==> inputs of job 6413 <==
==> flow/design.v <==
`timescale 1ns / 1ps
module dualPortRAM(clk,rst,wr_en,rd_en,din,wr_add,rd_add,dout);
	input clk,rst;
	input wr_en, rd_en;
	input [5:0] wr_add,rd_add;
	input [7:0] din;
	output reg [7:0] dout;
	reg [7:0] ram [63:0];
	integer i;
	always@(posedge clk or posedge rst)begin
		if(rst)begin
			for(i=0;i<64;i=i+1)begin
				ram[i] <= 8'd0;
			end
			dout <=8'd0;
		end
		else begin
			if(wr_en)begin
				ram[wr_add] <= din;
			end
			if(rd_en)begin
				dout <= ram[rd_add];
			end
		end
	end
endmodule
==> flow/run.sh <==
#!/bin/bash
# the make line also repeats each setting of config.mk as NAME=value (left out here)
make -C /OpenROAD-flow-scripts/flow DESIGN_CONFIG=/design/flow/config.mk WORK_HOME=/design/flow/orfs CLKGATE_MAP_FILE= finish
==> flow/config.mk <==
export PLATFORM = sky130hd
export DESIGN_NAME = dualPortRAM
export DESIGN_NICKNAME = dualPortRAM
export VERILOG_FILES = /design/flow/design.v
export SDC_FILE = /design/flow/constraint.sdc
export NUM_CORES = 4
export LEC_CHECK = 0
export ABC_AREA = 0
export CAP_MARGIN = 0
export CORE_MARGIN = 2
export CORE_UTILIZATION = 72
export CTS_CLUSTER_DIAMETER = 44
export CTS_CLUSTER_SIZE = 46
export GPL_ROUTABILITY_DRIVEN = 1
export GPL_TIMING_DRIVEN = 1
export PLACE_DENSITY = 0.65
export SETUP_SLACK_MARGIN = -0.03
export SLEW_MARGIN = 20
==> flow/constraint.sdc <==
create_clock -name core_clock -period 2.09 [get_ports {clk}]
set_input_delay 0.4180 -clock core_clock [delete_from_list [all_inputs] [get_ports {clk}]]
set_output_delay 0.4180 -clock core_clock [all_outputs]
set_load 0.01 [all_outputs]
==> job 4532: changes against job 6413 <==
==> flow/config.mk (replaced) <==
export PLATFORM = sky130hd
export DESIGN_NAME = dualPortRAM
export DESIGN_NICKNAME = dualPortRAM
export VERILOG_FILES = /design/flow/design.v
export SDC_FILE = /design/flow/constraint.sdc
export NUM_CORES = 4
export LEC_CHECK = 0
export CAP_MARGIN = 20
export CORE_MARGIN = 2
export CORE_UTILIZATION = 67
export SETUP_SLACK_MARGIN = 0.7
export SLEW_MARGIN = 20
==> flow/constraint.sdc (replaced) <==
create_clock -name core_clock -period 2.57 [get_ports {clk}]
set_input_delay 0.5140 -clock core_clock [delete_from_list [all_inputs] [get_ports {clk}]]
set_output_delay 0.5140 -clock core_clock [all_outputs]
set_load 0.01 [all_outputs]
==> qor summary <==
                                                                     job 4532                  job 6413
Post-synth net total                                                     1875                      1875
Hold buffers post-CTS                                                       0                         0
Fraction of the yosys area taken by sequential cells                   54.72%                    54.72%
Compound-cell area share of the yosys netlist                          6.776%                    6.776%
Die y size                                                           192.4 um                  185.7 um
Pre-Place Util                                                         67.52%                    73.09%
Resized cells post-CTS                                                    177                        84
Final HPWL from detailed placement                                   64880 um                  66350 um
Horiz. Die Dim                                                       192.4 um                  185.7 um
Area of the die                                                    37020 um^2                34500 um^2
Outcome                                               complete, no violations    stopped before the end
Failing step                                                                -  global routing (5_1_grt)
Placement row count                                                        69                        66
Number of CTS-inserted buffers                                             52                        48
Instance area at placement                                         27590 um^2                27700 um^2
Placed cells                                                             2510                      2532
Post-synth ARST share                                                  100.0%                    100.0%
# Post-CTS Setup Buffers                                                   68                        14
Area fraction in mux cells                                             25.05%                    25.05%
Core region area                                                   35220 um^2                32540 um^2
Post-place setup slack                                             -0.9429 ns                 -1.478 ns
Routability Congestion                                                  1.102                     1.113

========
==> v28 <==
RTL: the design.v shown in full above, as it stands there.
clock: 5.67 ns
lec_check: 0
cap_margin: 20
cell_pad_in_sites_global_placement: 0
core_aspect_ratio: 1.27
core_margin: 2
core_utilization: 33
place_density_lb_addon: 0.2
slew_margin: 20
run.sh (not shown) runs the stock make flow with config.mk's settings and CLKGATE_MAP_FILE=.
==> inputs of v26, as changes to v28 <==
Settings changed: CELL_PAD_IN_SITES_GLOBAL_PLACEMENT 0 to 3, CORE_ASPECT_RATIO 1.27 to 1.42, CORE_UTILIZATION 33 to 26, CTS_CLUSTER_DIAMETER set to 96, GPL_ROUTABILITY_DRIVEN set to 0, MAX_ROUTING_LAYER set to met4, PLACE_DENSITY_LB_ADDON 0.2 to 0.08, SETUP_SLACK_MARGIN set to -0.32.
==> flow/constraint.sdc (replaced) <==
create_clock -name core_clock -period 3.6 [get_ports {clk}]
set_input_delay 0.7200 -clock core_clock [delete_from_list [all_inputs] [get_ports {clk}]]
set_output_delay 0.7200 -clock core_clock [all_outputs]
set_load 0.01 [all_outputs]
==> inputs of v2, as changes to v28 <==
Settings changed: CELL_PAD_IN_SITES_GLOBAL_PLACEMENT 0 to not set, CORE_ASPECT_RATIO 1.27 to not set, CORE_UTILIZATION 33 to 69, CTS_CLUSTER_DIAMETER set to 90, CTS_CLUSTER_SIZE set to 23, PLACE_DENSITY set to 0.65, PLACE_DENSITY_LB_ADDON 0.2 to not set, SETUP_SLACK_MARGIN set to -0.15.
==> flow/constraint.sdc (replaced) <==
create_clock -name core_clock -period 1.98 [get_ports {clk}]
set_input_delay 0.3960 -clock core_clock [delete_from_list [all_inputs] [get_ports {clk}]]
set_output_delay 0.3960 -clock core_clock [all_outputs]
set_load 0.01 [all_outputs]
==> summary of the runs <==
v26 ran to the end with no violations. v2 ran to the end with violations: setup timing. v28 passed the timing, DRC and antenna checks. First-iteration DRC count, lowest first: v26, v28, v2. Count of clock-buffer cells in the layout, highest first: v26, v28, v2. Between v26 and v2, the lower wire length is in v2 (gap 25%, measured against v2). Cell area: v26 is larger than v28 (9.6%).

========
==> run K: inputs <==
RTL: the design.v shown in full above, as it stands there.
Settings: LEC_CHECK=0, ABC_AREA=0, CAP_MARGIN=20, CORE_MARGIN=2, CORE_UTILIZATION=66, CTS_CLUSTER_DIAMETER=44, CTS_CLUSTER_SIZE=46, GPL_ROUTABILITY_DRIVEN=1, GPL_TIMING_DRIVEN=1, PLACE_DENSITY=0.65, SETUP_SLACK_MARGIN=-0.03, SLEW_MARGIN=20; clock period 2.05 ns.
==> run A: changes against run K <==
Settings changed: ABC_AREA 0 to unset, CELL_PAD_IN_SITES_GLOBAL_PLACEMENT set to 3, CORE_ASPECT_RATIO set to 1.42, CORE_UTILIZATION 66 to 40, CTS_CLUSTER_DIAMETER 44 to unset, CTS_CLUSTER_SIZE 46 to unset, GPL_ROUTABILITY_DRIVEN 1 to 0, GPL_TIMING_DRIVEN 1 to unset, MAX_ROUTING_LAYER set to met4, PLACE_DENSITY 0.65 to unset, PLACE_DENSITY_LB_ADDON set to 0.29, SETUP_SLACK_MARGIN -0.03 to -0.32.
==> flow/constraint.sdc (replaced) <==
create_clock -name core_clock -period 3.6 [get_ports {clk}]
set_input_delay 0.7200 -clock core_clock [delete_from_list [all_inputs] [get_ports {clk}]]
set_output_delay 0.7200 -clock core_clock [all_outputs]
set_load 0.01 [all_outputs]
==> impl_metrics.ini <==
; physical design summary
[routing]
wl_mm = 104
drt_iter0_markers = 2048
met2_length_mm = 48.3
wl_met1_mm = 40.8

[clock_tree]
cts_resized = 0
clock_latency_ps = 620

[critical_path]
crit_family = simple AND/OR/NAND/NOR gates
reg2reg_depth = 7
crit_path_end = dout[7]
crit_fanout = 4

[outcome]
status = finished clean

[place]
hpwlAfterDp_mm = 70.9

[sta]
fmax_mhz = 310
finalWorstSetupSlack_ps = 376

[layout]
finalInstanceArea_mm2 = 0.0282

[global_route]
grt_pass1_vias = 18200
That was run A.
==> impl_metrics.ini <==
; physical design summary
[outcome]
status = complete, but fails checks
violations = negative setup slack

[worst_hold_path]
worstHoldEndpoint = ram[17][2]

[sta]
finalWorstSetupSlack_ps = -97.5
final-setup-viol-count = 13
fmax_mhz = 466

[routing]
met2_length_mm = 41.5
wl_met1_mm = 34.1
drt_iter0_markers = 3574

[global_route]
grt_pass1_vias = 20400

[clock_tree]
clock_latency_ps = 630
cts_resized = 78

[synthesis]
ys_sh_adder_pct = 0

[place]
hpwlAfterDp_mm = 68.0

[layout]
finalInstanceArea_mm2 = 0.0302

[critical_path]
reg2reg_depth = 9
crit_path_end = dout[3]
That was run K.

========
==> inputs of build 96 <==
Starts from the design.v that is shown in full above.
make LEC_CHECK=0 ABC_AREA=0 CAP_MARGIN=20 CORE_MARGIN=2 CORE_UTILIZATION=69 CTS_CLUSTER_DIAMETER=44 CTS_CLUSTER_SIZE=46 GPL_ROUTABILITY_DRIVEN=1 GPL_TIMING_DRIVEN=1 PLACE_DENSITY_LB_ADDON=0.04 SETUP_SLACK_MARGIN=0.61 SLEW_MARGIN=20 finish   # period 2.12 ns
==> trial 29: changes against build 96 <==
Settings changed: CORE_MARGIN 2 to 9, CORE_UTILIZATION 69 to 56, CTS_CLUSTER_DIAMETER 44 to 25, CTS_CLUSTER_SIZE 46 to 57, GPL_TIMING_DRIVEN 1 to unset, PLACE_DENSITY_LB_ADDON 0.04 to 0.17, SETUP_SLACK_MARGIN 0.61 to 0.15, SLEW_MARGIN 20 to 0, TNS_END_PERCENT set to 95.
==> flow/constraint.sdc (replaced) <==
create_clock -name core_clock -period 2.25 [get_ports {clk}]
set_input_delay 0.4500 -clock core_clock [delete_from_list [all_inputs] [get_ports {clk}]]
set_output_delay 0.4500 -clock core_clock [all_outputs]
set_load 0.01 [all_outputs]
==> trial 95: changes against build 96 <==
Settings changed: ABC_AREA 0 to unset, CORE_UTILIZATION 69 to 64, CTS_CLUSTER_DIAMETER 44 to unset, CTS_CLUSTER_SIZE 46 to 35, GPL_ROUTABILITY_DRIVEN 1 to unset, GPL_TIMING_DRIVEN 1 to unset, PLACE_DENSITY_LB_ADDON 0.04 to unset, SETUP_SLACK_MARGIN 0.61 to unset, TNS_END_PERCENT set to 5.
==> flow/constraint.sdc (replaced) <==
create_clock -name core_clock -period 2.95 [get_ports {clk}]
set_input_delay 0.5900 -clock core_clock [delete_from_list [all_inputs] [get_ports {clk}]]
set_output_delay 0.5900 -clock core_clock [all_outputs]
set_load 0.01 [all_outputs]
==> qor summary <==
Remaining number of nets flagged by the antenna check after routing: build 96 -; trial 95 0; trial 29 0
Logic share of the area: build 96 -; trial 95 35.55%; trial 29 31.46%
Data required time of the worst path: build 96 -; trial 95 3.45 ns; trial 29 2.82 ns
Clock latency of the later-clocked register in the worst-skew pair: build 96 -; trial 95 0.63 ns; trial 29 0.71 ns
Number of H-tree levels: build 96 2; trial 95 2; trial 29 4
HP Class: build 96 -; trial 95 primary input to asynchronous set/reset pin; trial 29 primary input to asynchronous set/reset pin
Number of antenna repair diodes: build 96 -; trial 95 1; trial 29 5
Status: build 96 did not finish; trial 95 complete, but fails checks; trial 29 complete, no violations
Last stage reached: build 96 global routing (5_1_grt); trial 95 -; trial 29 -
Reasons for failing layout checks: build 96 -; trial 95 negative setup slack; trial 29 -
Post-layout util: build 96 -; trial 95 78.08%; trial 29 79.52%
Proportion of power drawn by the clock network: build 96 -; trial 95 39.7%; trial 29 58.3%
Floorplan die height: build 96 189.7 µm; trial 95 196.8 µm; trial 29 224.1 µm
Worst-case headroom to the max-slew limit: build 96 -; trial 95 23.31%; trial 29 37.96%
Post-placement cell area: build 96 28850 µm²; trial 95 26750 µm²; trial 29 27920 µm²
Length of routed met3 wiring: build 96 -; trial 95 12.26 mm; trial 29 13.24 mm
Top routing layer used: build 96 -; trial 95 met5; trial 29 met5
CP Capture Type: build 96 -; trial 95 flip-flop; trial 29 flip-flop
Number of DRC markers after the initial detailed-route iteration: build 96 -; trial 95 2890; trial 29 3081
Buffer count from post-CTS setup fixing: build 96 39; trial 95 0; trial 29 19
Average wire per standard cell: build 96 -; trial 95 35.81 µm; trial 29 36.12 µm
Fp util: build 96 70.57%; trial 95 64.96%; trial 29 56.70%
Seq/total area: build 96 -; trial 95 45.52%; trial 29 39.01%
Sequential share of power: build 96 -; trial 95 48.8%; trial 29 33.3%
Power is estimated from default activity; no workload was simulated.
